oak:
## Topmodule
module Topmodule(
    input wire Clk,
    input wire Data,
    input wire Reset,
    input wire En,
    output reg Out
    );
For scale: roughly 5900 cells after synthesis, ~780 flip-flops, about 5 I/O pins, roughly 46000 sq um of cells after synthesis.
Settings: LEC_CHECK=0, CAP_MARGIN=20, CELL_PAD_IN_SITES_DETAIL_PLACEMENT=1, CORE_MARGIN=2, CORE_UTILIZATION=42, CTS_CLUSTER_DIAMETER=22, CTS_CLUSTER_SIZE=32, GPL_ROUTABILITY_DRIVEN=1, GPL_TIMING_DRIVEN=1, MIN_ROUTING_LAYER=met2, PLACE_DENSITY=0.36, SETUP_SLACK_MARGIN=-0.85, SLEW_MARGIN=10; clock period 8.95 ns.
run.sh (not shown) runs the stock make flow with config.mk's settings and CLKGATE_MAP_FILE=.
The layout from oak, despite a flow that completed every stage, fails the layout checks, with the failing checks listed as setup timing.
What pine does differently from oak at the input level:
==> flow/config.mk <==
export PLATFORM = sky130hd
export DESIGN_NAME = Topmodule
export DESIGN_NICKNAME = Topmodule
export VERILOG_FILES = /design/flow/design.v
export SDC_FILE = /design/flow/constraint.sdc
export NUM_CORES = 4
export LEC_CHECK = 0
export CAP_MARGIN = 20
export CORE_MARGIN = 2
export CORE_UTILIZATION = 40
export SLEW_MARGIN = 20
==> flow/constraint.sdc <==
create_clock -name core_clock -period 11.2 [get_ports {Clk}]
set_input_delay 2.2400 -clock core_clock [delete_from_list [all_inputs] [get_ports {Clk}]]
set_output_delay 2.2400 -clock core_clock [all_outputs]
set_load 0.01 [all_outputs]
## What came out
When pine is measured against oak, its post-layout utilization of the core turns out 10 points lower.
The minimum clock period of pine was inferior to that of oak.
oak -> pine: net switching power figure decreased by more than half
Compared with oak, in pine sum of met2 wire segment lengths after detailed routing fell 30%; worst-case vdd ir drop -about 60%; sum of negative setup slack now larger; met3 demand-to-capacity share in global routing now smaller.
Changes observed in pine relative to oak: cell area decreased by about 14% relative to the old numbers, number of antenna repair diodes decreased by 4 relative to the old numbers, leakage power summed over all cells decreased by 20% relative to the old numbers.
pine went all the way through the flow, and no timing, DRC or antenna check failed.
[inputs] birch vs pine
-- flow/config.mk --
<<< pine, line 8
export CAP_MARGIN = 20
export CORE_MARGIN = 2
export CORE_UTILIZATION = 40
export SLEW_MARGIN = 20
>>> birch, line 8
export CAP_MARGIN = 20
export CORE_MARGIN = 2
export CORE_UTILIZATION = 17
export SLEW_MARGIN = 20
Findings:
Number of sequential cells in the layout came out exactly the same in birch and pine. In the metrics for birch and pine, the one carrying the higher share of total power in the clock network is birch. [compare] base=pine new=birch: total power per unit cell area down about 3.5%, worst setup slack up 0.030 ns. Diff pine -> birch: total iterations of the first detailed-routing run went down by 4, instance area after placement went up by 5.5%.

---

Starting RTL as in the previous note.
Design Topmodule, start of the top module:
module Topmodule(
    input wire Clk,
    input wire Data,
    input wire Reset,
    input wire En,
    output reg Out
    );
clock: 6.21 ns
lec_check: 0
cap_margin: 0
core_aspect_ratio: 1.39
core_margin: 2
core_utilization: 72
cts_cluster_diameter: 333
cts_cluster_size: 10
hold_slack_margin: 0.29
place_density: 0.39
setup_slack_margin: 0.46
slew_margin: 20
tns_end_percent: 10
The first run completed and failed the layout checks on negative setup slack.
Edit:
--- a/flow/config.mk
+++ b/flow/config.mk
@@ -8,2 +8,3 @@
-export CAP_MARGIN = 0
-export CORE_ASPECT_RATIO = 1.39
+export ABC_AREA = 1
+export CAP_MARGIN = 20
+export CORE_ASPECT_RATIO = 0.7
@@ -12 +13 @@
-export CTS_CLUSTER_DIAMETER = 333
+export CTS_CLUSTER_DIAMETER = 371
@@ -14,3 +15,2 @@
-export HOLD_SLACK_MARGIN = 0.29
-export PLACE_DENSITY = 0.39
-export SETUP_SLACK_MARGIN = 0.46
+export PLACE_DENSITY = 0.4
+export SETUP_SLACK_MARGIN = 3.49
@@ -18 +18 @@
-export TNS_END_PERCENT = 10
+export TNS_END_PERCENT = 5
==> flow/constraint.sdc (replaced) <==
create_clock -name core_clock -period 11.6 [get_ports {Clk}]
set_input_delay 2.3200 -clock core_clock [delete_from_list [all_inputs] [get_ports {Clk}]]
set_output_delay 2.3200 -clock core_clock [all_outputs]
set_load 0.01 [all_outputs]
Outcome: This time the run completed without violations; clock skew shrinks by 0.0046 ns; final cell count climbs by about 22%; global-route usage came out higher by 1.4 points.
Edit:
==> flow/config.mk (replaced) <==
export PLATFORM = sky130hd
export DESIGN_NAME = Topmodule
export DESIGN_NICKNAME = Topmodule
export VERILOG_FILES = /design/flow/design.v
export SDC_FILE = /design/flow/constraint.sdc
export NUM_CORES = 4
export LEC_CHECK = 0
export CAP_MARGIN = 20
export CORE_MARGIN = 2
export CORE_UTILIZATION = 40
export SLEW_MARGIN = 20
==> flow/constraint.sdc (replaced) <==
create_clock -name core_clock -period 12.0 [get_ports {Clk}]
set_input_delay 2.4000 -clock core_clock [delete_from_list [all_inputs] [get_ports {Clk}]]
set_output_delay 2.4000 -clock core_clock [all_outputs]
set_load 0.01 [all_outputs]
=>
- register-to-register slack degrades by 1.2 ns
- critical path depth goes down by 19
- final cell count goes down by roughly a tenth
- worst setup slack degrades by 1.2 ns
- routed wire length goes down by a few percent
- global-route usage goes down by 17 points
- sequential share of layout area goes up by 0.14 points
- final area goes down slightly
- non-clock buffer count goes down by 27
- total power goes up by a little under a tenth

---

Starting RTL as in the previous note.
## Topmodule
module Topmodule(
    input wire Clk,
    input wire Data,
    input wire Reset,
    input wire En,
    output reg Out
    );
==> flow/config.mk <==
export PLATFORM = sky130hd
export DESIGN_NAME = Topmodule
export DESIGN_NICKNAME = Topmodule
export VERILOG_FILES = /design/flow/design.v
export SDC_FILE = /design/flow/constraint.sdc
export NUM_CORES = 4
export LEC_CHECK = 0
export CAP_MARGIN = 15
export CELL_PAD_IN_SITES_GLOBAL_PLACEMENT = 0
export CORE_MARGIN = 2
export CORE_UTILIZATION = 72
export CTS_CLUSTER_DIAMETER = 172
export HOLD_SLACK_MARGIN = 0.04
export PLACE_DENSITY = 0.63
export SETUP_SLACK_MARGIN = 0.42
export SLEW_MARGIN = 20
==> flow/constraint.sdc <==
create_clock -name core_clock -period 8.12 [get_ports {Clk}]
set_input_delay 1.6240 -clock core_clock [delete_from_list [all_inputs] [get_ports {Clk}]]
set_output_delay 1.6240 -clock core_clock [all_outputs]
set_load 0.01 [all_outputs]
The starting point completed, yet does not pass: negative setup slack.
Edit:
==> flow/config.mk (replaced) <==
export PLATFORM = sky130hd
export DESIGN_NAME = Topmodule
export DESIGN_NICKNAME = Topmodule
export VERILOG_FILES = /design/flow/design.v
export SDC_FILE = /design/flow/constraint.sdc
export NUM_CORES = 4
export LEC_CHECK = 0
export CAP_MARGIN = 10
export CELL_PAD_IN_SITES_GLOBAL_PLACEMENT = 0
export CORE_MARGIN = 2
export CORE_UTILIZATION = 72
export CTS_CLUSTER_DIAMETER = 379
export CTS_CLUSTER_SIZE = 17
export HOLD_SLACK_MARGIN = 0.04
export PLACE_DENSITY = 0.35
export SETUP_SLACK_MARGIN = 2.42
export SLEW_MARGIN = 20
==> flow/constraint.sdc (replaced) <==
create_clock -name core_clock -period 8.33 [get_ports {Clk}]
set_input_delay 1.6660 -clock core_clock [delete_from_list [all_inputs] [get_ports {Clk}]]
set_output_delay 1.6660 -clock core_clock [all_outputs]
set_load 0.01 [all_outputs]
=>
- The changed run produced a layout that fails on negative setup slack
- routed wire length drops by 1.9%
- cell count drops by about 1.5%
- critical path depth drops by 3
- sequential power drops by about 3%
- register-to-register slack hardly moves
- via count drops by about 0.64%
- global-route usage drops by 0.74 points
- die size stays the same
- final area drops by 2.7%
- worst hold slack improves by 6.7 ps
Edit:
==> flow/config.mk (replaced) <==
export PLATFORM = sky130hd
export DESIGN_NAME = Topmodule
export DESIGN_NICKNAME = Topmodule
export VERILOG_FILES = /design/flow/design.v
export SDC_FILE = /design/flow/constraint.sdc
export NUM_CORES = 4
export LEC_CHECK = 0
export ABC_AREA = 1
export CAP_MARGIN = 20
export CORE_MARGIN = 2
export CORE_UTILIZATION = 72
export SLEW_MARGIN = 20
==> flow/constraint.sdc (replaced) <==
create_clock -name core_clock -period 10.2 [get_ports {Clk}]
set_input_delay 2.0400 -clock core_clock [delete_from_list [all_inputs] [get_ports {Clk}]]
set_output_delay 2.0400 -clock core_clock [all_outputs]
set_load 0.01 [all_outputs]
After rerunning: The changed run finished clean; routed wire length went up by a little under a tenth; area after synthesis went up by a few percent; clock power went up by a quarter to a third; global-route usage went up by 1.5 points.
Edit:
--- a/flow/config.mk
+++ b/flow/config.mk
@@ -6,7 +6,9 @@
 export NUM_CORES = 4
 export LEC_CHECK = 0
-export ABC_AREA = 1
-export CAP_MARGIN = 20
+export CAP_MARGIN = 15
 export CORE_MARGIN = 2
 export CORE_UTILIZATION = 72
+export CTS_CLUSTER_DIAMETER = 95
+export HOLD_SLACK_MARGIN = -0.07
+export SETUP_SLACK_MARGIN = 0.68
 export SLEW_MARGIN = 20
==> flow/constraint.sdc (replaced) <==
create_clock -name core_clock -period 7.74 [get_ports {Clk}]
set_input_delay 1.5480 -clock core_clock [delete_from_list [all_inputs] [get_ports {Clk}]]
set_output_delay 1.5480 -clock core_clock [all_outputs]
set_load 0.01 [all_outputs]
After rerunning: The new run finished but failed the layout checks on negative setup slack. Setup slack got worse by 2300 ps. Cell area came out lower by 2.2%. Utilization is higher by 1.1 points. Power went up by 30%. Non-clock buffer count came out higher by 71. Clock power went up by 28%. Routed wire length fell by 5.4%. Hold slack gets worse by 8.1 ps.
Edit:
==> flow/config.mk (replaced) <==
export PLATFORM = sky130hd
export DESIGN_NAME = Topmodule
export DESIGN_NICKNAME = Topmodule
export VERILOG_FILES = /design/flow/design.v
export SDC_FILE = /design/flow/constraint.sdc
export NUM_CORES = 4
export LEC_CHECK = 0
export ABC_AREA = 1
export CAP_MARGIN = 20
export CORE_MARGIN = 2
export CORE_UTILIZATION = 69
export SLEW_MARGIN = 20
==> flow/constraint.sdc (replaced) <==
create_clock -name core_clock -period 17.6 [get_ports {Clk}]
set_input_delay 3.5200 -clock core_clock [delete_from_list [all_inputs] [get_ports {Clk}]]
set_output_delay 3.5200 -clock core_clock [all_outputs]
set_load 0.01 [all_outputs]
After rerunning: This time the run passed the timing, DRC and antenna checks. Worst hold slack barely changes. Maximum frequency went down by 15%. Setup slack is better by 8200 ps. Wire length went up by 5.0%.
Edit:
--- a/flow/config.mk
+++ b/flow/config.mk
@@ -7,6 +7,9 @@
 export LEC_CHECK = 0
 export ABC_AREA = 1
-export CAP_MARGIN = 20
+export CAP_MARGIN = 0
 export CORE_MARGIN = 2
-export CORE_UTILIZATION = 69
+export CORE_UTILIZATION = 72
+export CTS_CLUSTER_SIZE = 16
+export PLACE_DENSITY = 0.43
+export SETUP_SLACK_MARGIN = 1.65
 export SLEW_MARGIN = 20
==> flow/constraint.sdc (replaced) <==
create_clock -name core_clock -period 6.21 [get_ports {Clk}]
set_input_delay 1.2420 -clock core_clock [delete_from_list [all_inputs] [get_ports {Clk}]]
set_output_delay 1.2420 -clock core_clock [all_outputs]
set_load 0.01 [all_outputs]
Now the flow completed and failed the layout checks on negative setup slack.
Count of clock-buffer cells in the layout came out lower by 2.
Synthesized area stays the same.
Global-route usage goes up by 2.5 points.
Routed wire length increases by 4.2%.
Final cell count rose by 1.5%.
Setup slack degrades by 9800 ps.
No activity file was given, so power comes from the tool's default toggle rates.
